== sierra ==
// udp_ipv4_tx
module udp_ipv4_tx (
    input  wire             ap_clk,
    input  wire             ap_rst_n,
    input  wire  [31:0]     my_ip_addr,
    input  wire   [7:0]     ip_protocol,
    input  wire             s_axis_tx_meta_tvalid,
    output wire             s_axis_tx_meta_tready,
    input  wire [255:0]     s_axis_tx_meta_tdata,
    input  wire             s_axis_tx_data_tvalid,
    output wire             s_axis_tx_data_tready,
    input  wire  [63:0]     s_axis_tx_data_tdata,
    input  wire   [7:0]     s_axis_tx_data_tkeep,
    input  wire             s_axis_tx_data_tlast,
    output wire             m_axis_tx_data_tvalid,
    input  wire             m_axis_tx_data_tready,
    output wire   [63:0]    m_axis_tx_data_tdata,
    output wire    [7:0]    m_axis_tx_data_tkeep,
    output wire             m_axis_tx_data_tlast,
    output wire   [31:0]    datagrams_transmitted
);
Size: ~630 flip-flops, ~480 I/O pins.
Settings: LEC_CHECK=0, CAP_MARGIN=20, CELL_PAD_IN_SITES_DETAIL_PLACEMENT=0, CELL_PAD_IN_SITES_GLOBAL_PLACEMENT=0, CORE_ASPECT_RATIO=1.24, CORE_MARGIN=2, CORE_UTILIZATION=68, CTS_CLUSTER_DIAMETER=292, CTS_CLUSTER_SIZE=19, MAX_ROUTING_LAYER=met5, MIN_ROUTING_LAYER=met1, SLEW_MARGIN=20; clock period 3.08 ns.
run.sh (not shown) runs the stock make flow with config.mk's settings and CLKGATE_MAP_FILE=.
From the logs: sierra reached the end of the flow and failed the layout checks with setup timing.
Inputs modified between sierra and juniper:
# sierra
export LEC_CHECK = 0
export CAP_MARGIN = 20
export CELL_PAD_IN_SITES_DETAIL_PLACEMENT = 0
export CELL_PAD_IN_SITES_GLOBAL_PLACEMENT = 0
export CORE_ASPECT_RATIO = 1.24
export CORE_MARGIN = 2
export CORE_UTILIZATION = 68
export CTS_CLUSTER_DIAMETER = 292
export CTS_CLUSTER_SIZE = 19
export MAX_ROUTING_LAYER = met5
export MIN_ROUTING_LAYER = met1
export SLEW_MARGIN = 20
create_clock -name core_clock -period 3.08 [get_ports {ap_clk}]
# juniper
export LEC_CHECK = 0
export ABC_AREA = 1
export CAP_MARGIN = 20
export CELL_PAD_IN_SITES_DETAIL_PLACEMENT = 0
export CELL_PAD_IN_SITES_GLOBAL_PLACEMENT = 0
export CORE_ASPECT_RATIO = 0.94
export CORE_MARGIN = 2
export CORE_UTILIZATION = 72
export CTS_CLUSTER_DIAMETER = 292
export CTS_CLUSTER_SIZE = 19
export MAX_ROUTING_LAYER = met5
export MIN_ROUTING_LAYER = met1
export SETUP_SLACK_MARGIN = -0.19
export SLEW_MARGIN = 20
create_clock -name core_clock -period 2.44 [get_ports {ap_clk}]
Completing all stages was not enough for juniper: its layout failed the final checks because of setup timing. Data required time at the worst endpoint, juniper and sierra: smaller value in juniper. juniper vs sierra: count of instantiated cells in the yosys netlist up by a little under 10%. Diff sierra -> juniper: number of sinks handled by clock tree synthesis held, cell area went down about 2%.
Inputs modified between juniper and xenon:
# juniper
export LEC_CHECK = 0
export ABC_AREA = 1
export CAP_MARGIN = 20
export CELL_PAD_IN_SITES_DETAIL_PLACEMENT = 0
export CELL_PAD_IN_SITES_GLOBAL_PLACEMENT = 0
export CORE_ASPECT_RATIO = 0.94
export CORE_MARGIN = 2
export CORE_UTILIZATION = 72
export CTS_CLUSTER_DIAMETER = 292
export CTS_CLUSTER_SIZE = 19
export MAX_ROUTING_LAYER = met5
export MIN_ROUTING_LAYER = met1
export SETUP_SLACK_MARGIN = -0.19
export SLEW_MARGIN = 20
create_clock -name core_clock -period 2.44 [get_ports {ap_clk}]
# xenon
export LEC_CHECK = 0
export ABC_AREA = 1
export CAP_MARGIN = 20
export CELL_PAD_IN_SITES_DETAIL_PLACEMENT = 0
export CELL_PAD_IN_SITES_GLOBAL_PLACEMENT = 0
export CORE_ASPECT_RATIO = 1.24
export CORE_MARGIN = 2
export CORE_UTILIZATION = 58
export CTS_CLUSTER_DIAMETER = 292
export CTS_CLUSTER_SIZE = 17
export MAX_ROUTING_LAYER = met5
export MIN_ROUTING_LAYER = met1
export PLACE_DENSITY_LB_ADDON = 0.26
export SLEW_MARGIN = 20
create_clock -name core_clock -period 2.59 [get_ports {ap_clk}]
Results
The layout from xenon, despite a flow that completed every stage, fails the layout checks, with the failing checks listed as setup timing. Layout checks on juniper: not met. Flow itself completed; violations: setup timing. xenon: placement row count 19 above juniper. xenon vs. juniper: setup slack went up by 0.38 ns. xenon drops fewer vias than juniper. Die size, juniper and xenon: larger value in xenon. Looking at diode insertion count for antenna repair, xenon sits 1 below juniper. Relative to juniper, required time at the worst-slack endpoint has increased by 0.12 ns in xenon. Comparing juniper and xenon, routed wirelength normalized by instance count is lower on xenon. juniper has higher core utilization at floorplan than xenon. Non-clock inverter total of the final layout (xenon over juniper): decrease, 1.
Inputs modified between xenon and zinc:
# xenon
export LEC_CHECK = 0
export ABC_AREA = 1
export CAP_MARGIN = 20
export CELL_PAD_IN_SITES_DETAIL_PLACEMENT = 0
export CELL_PAD_IN_SITES_GLOBAL_PLACEMENT = 0
export CORE_ASPECT_RATIO = 1.24
export CORE_MARGIN = 2
export CORE_UTILIZATION = 58
export CTS_CLUSTER_DIAMETER = 292
export CTS_CLUSTER_SIZE = 17
export MAX_ROUTING_LAYER = met5
export MIN_ROUTING_LAYER = met1
export PLACE_DENSITY_LB_ADDON = 0.26
export SLEW_MARGIN = 20
create_clock -name core_clock -period 2.59 [get_ports {ap_clk}]
# zinc
export LEC_CHECK = 0
export ABC_AREA = 1
export CAP_MARGIN = 20
export CELL_PAD_IN_SITES_DETAIL_PLACEMENT = 0
export CELL_PAD_IN_SITES_GLOBAL_PLACEMENT = 0
export CORE_ASPECT_RATIO = 1.24
export CORE_MARGIN = 2
export CORE_UTILIZATION = 72
export CTS_CLUSTER_DIAMETER = 29
export CTS_CLUSTER_SIZE = 17
export HOLD_SLACK_MARGIN = 0.3
export MAX_ROUTING_LAYER = met5
export MIN_ROUTING_LAYER = met1
export PLACE_DENSITY_LB_ADDON = 0.26
export SETUP_SLACK_MARGIN = 0.77
export SLEW_MARGIN = 20
create_clock -name core_clock -period 2.62 [get_ports {ap_clk}]
## What came out
Although xenon finished all stages, its layout failed final checks on setup timing.
zinc: aborted in clock tree synthesis (4_1_cts) (tool error)
Summary of zinc over xenon: die area decreased by 19% relative to the old numbers, last weighted congestion value of the routability-driven placer increased by about 4.3% relative to the old numbers, estimated wirelength of the detail-placed design increased by about 2.2% relative to the old numbers.
Relative to xenon, zinc improves worst slack at placement.
Comparing xenon against zinc, there is no change at all in synthesized cell count.
When zinc is measured against xenon, its starting density of the core turns out 14 points higher.
Reported for xenon and zinc, sequential cell area fraction in the yosys report turned out identical to the last digit.
The number of nets in the synthesized netlist was comparable across xenon and zinc.

udp_ipv4_tx again, from the RTL that the note above started with.
==> flow/config.mk <==
export PLATFORM = sky130hd
export DESIGN_NAME = udp_ipv4_tx
export DESIGN_NICKNAME = udp_ipv4_tx
export VERILOG_FILES = /design/flow/design.v
export SDC_FILE = /design/flow/constraint.sdc
export NUM_CORES = 4
export LEC_CHECK = 0
export ABC_AREA = 1
export CAP_MARGIN = 20
export CELL_PAD_IN_SITES_DETAIL_PLACEMENT = 0
export CELL_PAD_IN_SITES_GLOBAL_PLACEMENT = 0
export CORE_ASPECT_RATIO = 1.24
export CORE_MARGIN = 2
export CORE_UTILIZATION = 70
export CTS_CLUSTER_DIAMETER = 292
export MAX_ROUTING_LAYER = met5
export MIN_ROUTING_LAYER = met1
export PLACE_DENSITY_LB_ADDON = 0.26
export SETUP_SLACK_MARGIN = 0.33
export SLEW_MARGIN = 20
==> flow/constraint.sdc <==
create_clock -name core_clock -period 1.77 [get_ports {ap_clk}]
set_input_delay 0.3540 -clock core_clock [delete_from_list [all_inputs] [get_ports {ap_clk}]]
set_output_delay 0.3540 -clock core_clock [all_outputs]
set_load 0.01 [all_outputs]
The first run ended with an error in global routing with DPL-0038.
Rerun with:
CORE_UTILIZATION = 72   (was 70)
CTS_CLUSTER_DIAMETER = 371   (was 292)
SETUP_SLACK_MARGIN = -0.09   (was 0.33)
clock period = 1.66 ns   (was 1.77 ns; I/O delays follow)
This time the run ended with an error in clock tree synthesis.
Die size went down by a few percent.
Area after synthesis is unchanged.
Synthesized cell count does not change.

udp_ipv4_tx again, from the RTL that the note above started with.
clock: 4.05 ns
lec_check: 0
abc_area: 1
cap_margin: 15
cell_pad_in_sites_detail_placement: 0
cell_pad_in_sites_global_placement: 2
core_aspect_ratio: 1.24
core_margin: 2
core_utilization: 71
cts_cluster_diameter: 215
cts_cluster_size: 31
max_routing_layer: met4
min_routing_layer: met1
place_density_lb_addon: 0.26
setup_slack_margin: 1.12
slew_margin: 20
The starting point aborted during 3_1_place_gp_skip_io on FLW-0024.
==> next run, changes <==
==> flow/config.mk (replaced) <==
export PLATFORM = sky130hd
export DESIGN_NAME = udp_ipv4_tx
export DESIGN_NICKNAME = udp_ipv4_tx
export VERILOG_FILES = /design/flow/design.v
export SDC_FILE = /design/flow/constraint.sdc
export NUM_CORES = 4
export LEC_CHECK = 0
export CAP_MARGIN = 20
export CORE_MARGIN = 2
export CORE_UTILIZATION = 40
export PLACE_DENSITY = 0.6
export SLEW_MARGIN = 20
==> flow/constraint.sdc (replaced) <==
create_clock -name core_clock -period 5.0 [get_ports {ap_clk}]
set_input_delay 1.0000 -clock core_clock [delete_from_list [all_inputs] [get_ports {ap_clk}]]
set_output_delay 1.0000 -clock core_clock [all_outputs]
set_load 0.01 [all_outputs]
What happened: With this change the flow produced a clean layout; area after synthesis came out higher by 0.56%; die area goes up by 77%; synthesized cell count goes down by 7.1%.
==> next run, changes <==
--- a/flow/config.mk
+++ b/flow/config.mk
@@ -8,5 +8,5 @@
 export CAP_MARGIN = 20
 export CORE_MARGIN = 2
-export CORE_UTILIZATION = 40
+export CORE_UTILIZATION = 29
 export PLACE_DENSITY = 0.6
 export SLEW_MARGIN = 20
==> flow/constraint.sdc (replaced) <==
create_clock -name core_clock -period 6.19 [get_ports {ap_clk}]
set_input_delay 1.2380 -clock core_clock [delete_from_list [all_inputs] [get_ports {ap_clk}]]
set_output_delay 1.2380 -clock core_clock [all_outputs]
set_load 0.01 [all_outputs]
Outcome:
- combinational power is lower by about 20%
- maximum frequency fell by 8.5%
- clock skew grows by 0.012 ns
- worst setup slack improved by 0.80 ns
- hold slack hardly moves
- first-iteration DRC count went down by about 10%
- synthesized area is unchanged

Starting RTL as in the previous note.
## udp_ipv4_tx
module udp_ipv4_tx (
    input  wire             ap_clk,
    input  wire             ap_rst_n,
    input  wire  [31:0]     my_ip_addr,
    input  wire   [7:0]     ip_protocol,
    input  wire             s_axis_tx_meta_tvalid,
    output wire             s_axis_tx_meta_tready,
    input  wire [255:0]     s_axis_tx_meta_tdata,
    input  wire             s_axis_tx_data_tvalid,
    output wire             s_axis_tx_data_tready,
    input  wire  [63:0]     s_axis_tx_data_tdata,
    input  wire   [7:0]     s_axis_tx_data_tkeep,
    input  wire             s_axis_tx_data_tlast,
    output wire             m_axis_tx_data_tvalid,
    input  wire             m_axis_tx_data_tready,
    output wire   [63:0]    m_axis_tx_data_tdata,
    output wire    [7:0]    m_axis_tx_data_tkeep,
    output wire             m_axis_tx_data_tlast,
    output wire   [31:0]    datagrams_transmitted
);
wire            tx_udp2ip_data_tvalid;
wire            tx_udp2ip_data_tready;
wire [63:0]     tx_udp2ip_data_tdata;
wire  [7:0]     tx_udp2ip_data_tkeep;
wire            tx_udp2ip_data_tlast;
wire            tx_udp2ip_meta_tvalid;
wire [63:0]     tx_udp2ip_meta_tdata;
wire            tx_udp2ip_meta_tready;
udp_tx udp_tx_i (
    .ap_clk                       (ap_clk),
    .ap_rst_n                     (ap_rst_n),
    .s_axis_tx_data_tvalid        (s_axis_tx_data_tvalid),
    .s_axis_tx_data_tready        (s_axis_tx_data_tready),
  ...
export LEC_CHECK = 0
export ABC_AREA = 1
export CAP_MARGIN = 40
export CORE_MARGIN = 2
export CORE_UTILIZATION = 70
export CTS_CLUSTER_DIAMETER = 316
export CTS_CLUSTER_SIZE = 17
export HOLD_SLACK_MARGIN = 0.29
export SETUP_SLACK_MARGIN = 0.36
export SLEW_MARGIN = 20
create_clock -name core_clock -period 2.53 [get_ports {ap_clk}]
The first run stopped in 5_1_grt.
Change:
==> flow/config.mk (replaced) <==
export PLATFORM = sky130hd
export DESIGN_NAME = udp_ipv4_tx
export DESIGN_NICKNAME = udp_ipv4_tx
export VERILOG_FILES = /design/flow/design.v
export SDC_FILE = /design/flow/constraint.sdc
export NUM_CORES = 4
export LEC_CHECK = 0
export CAP_MARGIN = 20
export CORE_MARGIN = 2
export CORE_UTILIZATION = 27
export PLACE_DENSITY = 0.6
export SLEW_MARGIN = 20
==> flow/constraint.sdc (replaced) <==
create_clock -name core_clock -period 4.33 [get_ports {ap_clk}]
set_input_delay 0.8660 -clock core_clock [delete_from_list [all_inputs] [get_ports {ap_clk}]]
set_output_delay 0.8660 -clock core_clock [all_outputs]
set_load 0.01 [all_outputs]
Effect: With this change the flow finished with timing, DRC and antenna clean. Die area goes up to 2.6 times its value. Area after synthesis goes up by 0.56%. Synthesized cell count goes down by 7.1%.
Change:
--- a/flow/config.mk
+++ b/flow/config.mk
@@ -7,6 +7,7 @@
 export LEC_CHECK = 0
+export ABC_AREA = 1
 export CAP_MARGIN = 20
 export CORE_MARGIN = 2
-export CORE_UTILIZATION = 27
-export PLACE_DENSITY = 0.6
+export CORE_UTILIZATION = 56
+export PLACE_DENSITY = 0.38
 export SLEW_MARGIN = 20
==> flow/constraint.sdc (replaced) <==
create_clock -name core_clock -period 3.07 [get_ports {ap_clk}]
set_input_delay 0.6140 -clock core_clock [delete_from_list [all_inputs] [get_ports {ap_clk}]]
set_output_delay 0.6140 -clock core_clock [all_outputs]
set_load 0.01 [all_outputs]
Result:
- routed wire length drops by 7.4%
- clock skew climbs by 0.0070 ns
- die size drops by 52%
- worst setup slack loses 0.24 ns
Change:
--- a/flow/config.mk
+++ b/flow/config.mk
@@ -7,7 +7,6 @@
 export LEC_CHECK = 0
-export ABC_AREA = 1
 export CAP_MARGIN = 20
 export CORE_MARGIN = 2
-export CORE_UTILIZATION = 56
-export PLACE_DENSITY = 0.38
+export CORE_UTILIZATION = 44
+export PLACE_DENSITY = 0.6
 export SLEW_MARGIN = 20
This time the run finished with setup timing left.
Critical path depth fell by 3.
Global-route usage fell by 4.9 points.
Non-clock buffer count rose by 89.
Worst setup slack is worse by 0.41 ns.
Sequential share of layout area fell by 2.7 points.
Clock skew fell by 0.012 ns.
Via count fell by 2.8%.
Synthesized area rose by 0.56%.

udp_ipv4_tx again, from the RTL that the note above started with.
make LEC_CHECK=0 ABC_AREA=0 CAP_MARGIN=20 CELL_PAD_IN_SITES_DETAIL_PLACEMENT=0 CELL_PAD_IN_SITES_GLOBAL_PLACEMENT=0 CORE_ASPECT_RATIO=1.24 CORE_MARGIN=2 CORE_UTILIZATION=72 CTS_CLUSTER_DIAMETER=292 CTS_CLUSTER_SIZE=17 HOLD_SLACK_MARGIN=0.3 MAX_ROUTING_LAYER=met5 MIN_ROUTING_LAYER=met1 PLACE_DENSITY_LB_ADDON=0.26 SETUP_SLACK_MARGIN=0.84 SLEW_MARGIN=20 finish   # period 3.01 ns
The first run stopped in global routing (5_1_grt) with ODB-0269.
Rerun with:
==> flow/config.mk (replaced) <==
export PLATFORM = sky130hd
export DESIGN_NAME = udp_ipv4_tx
export DESIGN_NICKNAME = udp_ipv4_tx
export VERILOG_FILES = /design/flow/design.v
export SDC_FILE = /design/flow/constraint.sdc
export NUM_CORES = 4
export LEC_CHECK = 0
export CAP_MARGIN = 20
export CELL_PAD_IN_SITES_DETAIL_PLACEMENT = 0
export CELL_PAD_IN_SITES_GLOBAL_PLACEMENT = 2
export CORE_ASPECT_RATIO = 1.24
export CORE_MARGIN = 2
export CORE_UTILIZATION = 34
export CTS_CLUSTER_DIAMETER = 292
export MAX_ROUTING_LAYER = met5
export MIN_ROUTING_LAYER = met1
export PLACE_DENSITY_LB_ADDON = 0.26
export SLEW_MARGIN = 20
==> flow/constraint.sdc (replaced) <==
create_clock -name core_clock -period 3.08 [get_ports {ap_clk}]
set_input_delay 0.6160 -clock core_clock [delete_from_list [all_inputs] [get_ports {ap_clk}]]
set_output_delay 0.6160 -clock core_clock [all_outputs]
set_load 0.01 [all_outputs]
The changed run completed and failed the layout checks on setup timing; die area grows by 110%; synthesized area is unchanged; synthesized cell count is unchanged.
Rerun with:
==> flow/config.mk (replaced) <==
export PLATFORM = sky130hd
export DESIGN_NAME = udp_ipv4_tx
export DESIGN_NICKNAME = udp_ipv4_tx
export VERILOG_FILES = /design/flow/design.v
export SDC_FILE = /design/flow/constraint.sdc
export NUM_CORES = 4
export LEC_CHECK = 0
export ABC_AREA = 1
export CAP_MARGIN = 20
export CELL_PAD_IN_SITES_DETAIL_PLACEMENT = 0
export CELL_PAD_IN_SITES_GLOBAL_PLACEMENT = 0
export CORE_ASPECT_RATIO = 0.94
export CORE_MARGIN = 2
export CORE_UTILIZATION = 68
export CTS_CLUSTER_DIAMETER = 292
export CTS_CLUSTER_SIZE = 19
export MAX_ROUTING_LAYER = met5
export MIN_ROUTING_LAYER = met1
export SLEW_MARGIN = 20
==> flow/constraint.sdc (replaced) <==
create_clock -name core_clock -period 2.99 [get_ports {ap_clk}]
set_input_delay 0.5980 -clock core_clock [delete_from_list [all_inputs] [get_ports {ap_clk}]]
set_output_delay 0.5980 -clock core_clock [all_outputs]
set_load 0.01 [all_outputs]
=>
- The changed run completed, yet does not pass: setup timing
- non-clock buffer count falls by 52
- wire length rises by about 8%
- final area falls by 7.2%
- worst setup slack gets worse by 0.069 ns
- global-route usage rises by 19 points
- power falls by about 1.8%
- via count rises by 17%
Rerun with:
--- a/flow/config.mk
+++ b/flow/config.mk
@@ -11,9 +11,10 @@
 export CELL_PAD_IN_SITES_GLOBAL_PLACEMENT = 0
-export CORE_ASPECT_RATIO = 0.94
+export CORE_ASPECT_RATIO = 1.24
 export CORE_MARGIN = 2
-export CORE_UTILIZATION = 68
+export CORE_UTILIZATION = 70
 export CTS_CLUSTER_DIAMETER = 292
-export CTS_CLUSTER_SIZE = 19
 export MAX_ROUTING_LAYER = met5
 export MIN_ROUTING_LAYER = met1
+export PLACE_DENSITY_LB_ADDON = 0.26
+export SETUP_SLACK_MARGIN = -0.09
 export SLEW_MARGIN = 20
==> flow/constraint.sdc (replaced) <==
create_clock -name core_clock -period 1.82 [get_ports {ap_clk}]
set_input_delay 0.3640 -clock core_clock [delete_from_list [all_inputs] [get_ports {ap_clk}]]
set_output_delay 0.3640 -clock core_clock [all_outputs]
set_load 0.01 [all_outputs]
=> With this change the flow ended with an error in global routing (5_1_grt). Die size is lower by 2.8%. Synthesized area is unchanged. Synthesized cell count does not change.
Rerun with:
--- a/flow/config.mk
+++ b/flow/config.mk
@@ -11,10 +11,9 @@
 export CELL_PAD_IN_SITES_GLOBAL_PLACEMENT = 0
-export CORE_ASPECT_RATIO = 1.24
+export CORE_ASPECT_RATIO = 0.94
 export CORE_MARGIN = 2
-export CORE_UTILIZATION = 70
+export CORE_UTILIZATION = 69
 export CTS_CLUSTER_DIAMETER = 292
+export CTS_CLUSTER_SIZE = 17
 export MAX_ROUTING_LAYER = met5
 export MIN_ROUTING_LAYER = met1
-export PLACE_DENSITY_LB_ADDON = 0.26
-export SETUP_SLACK_MARGIN = -0.09
 export SLEW_MARGIN = 20
==> flow/constraint.sdc (replaced) <==
create_clock -name core_clock -period 2.59 [get_ports {ap_clk}]
set_input_delay 0.5180 -clock core_clock [delete_from_list [all_inputs] [get_ports {ap_clk}]]
set_output_delay 0.5180 -clock core_clock [all_outputs]
set_load 0.01 [all_outputs]
The new run produced a layout that fails on setup timing. Die size is higher by 1.4%. Synthesized cell count does not change. Area after synthesis does not change.
Power is estimated from default activity; no workload was simulated.
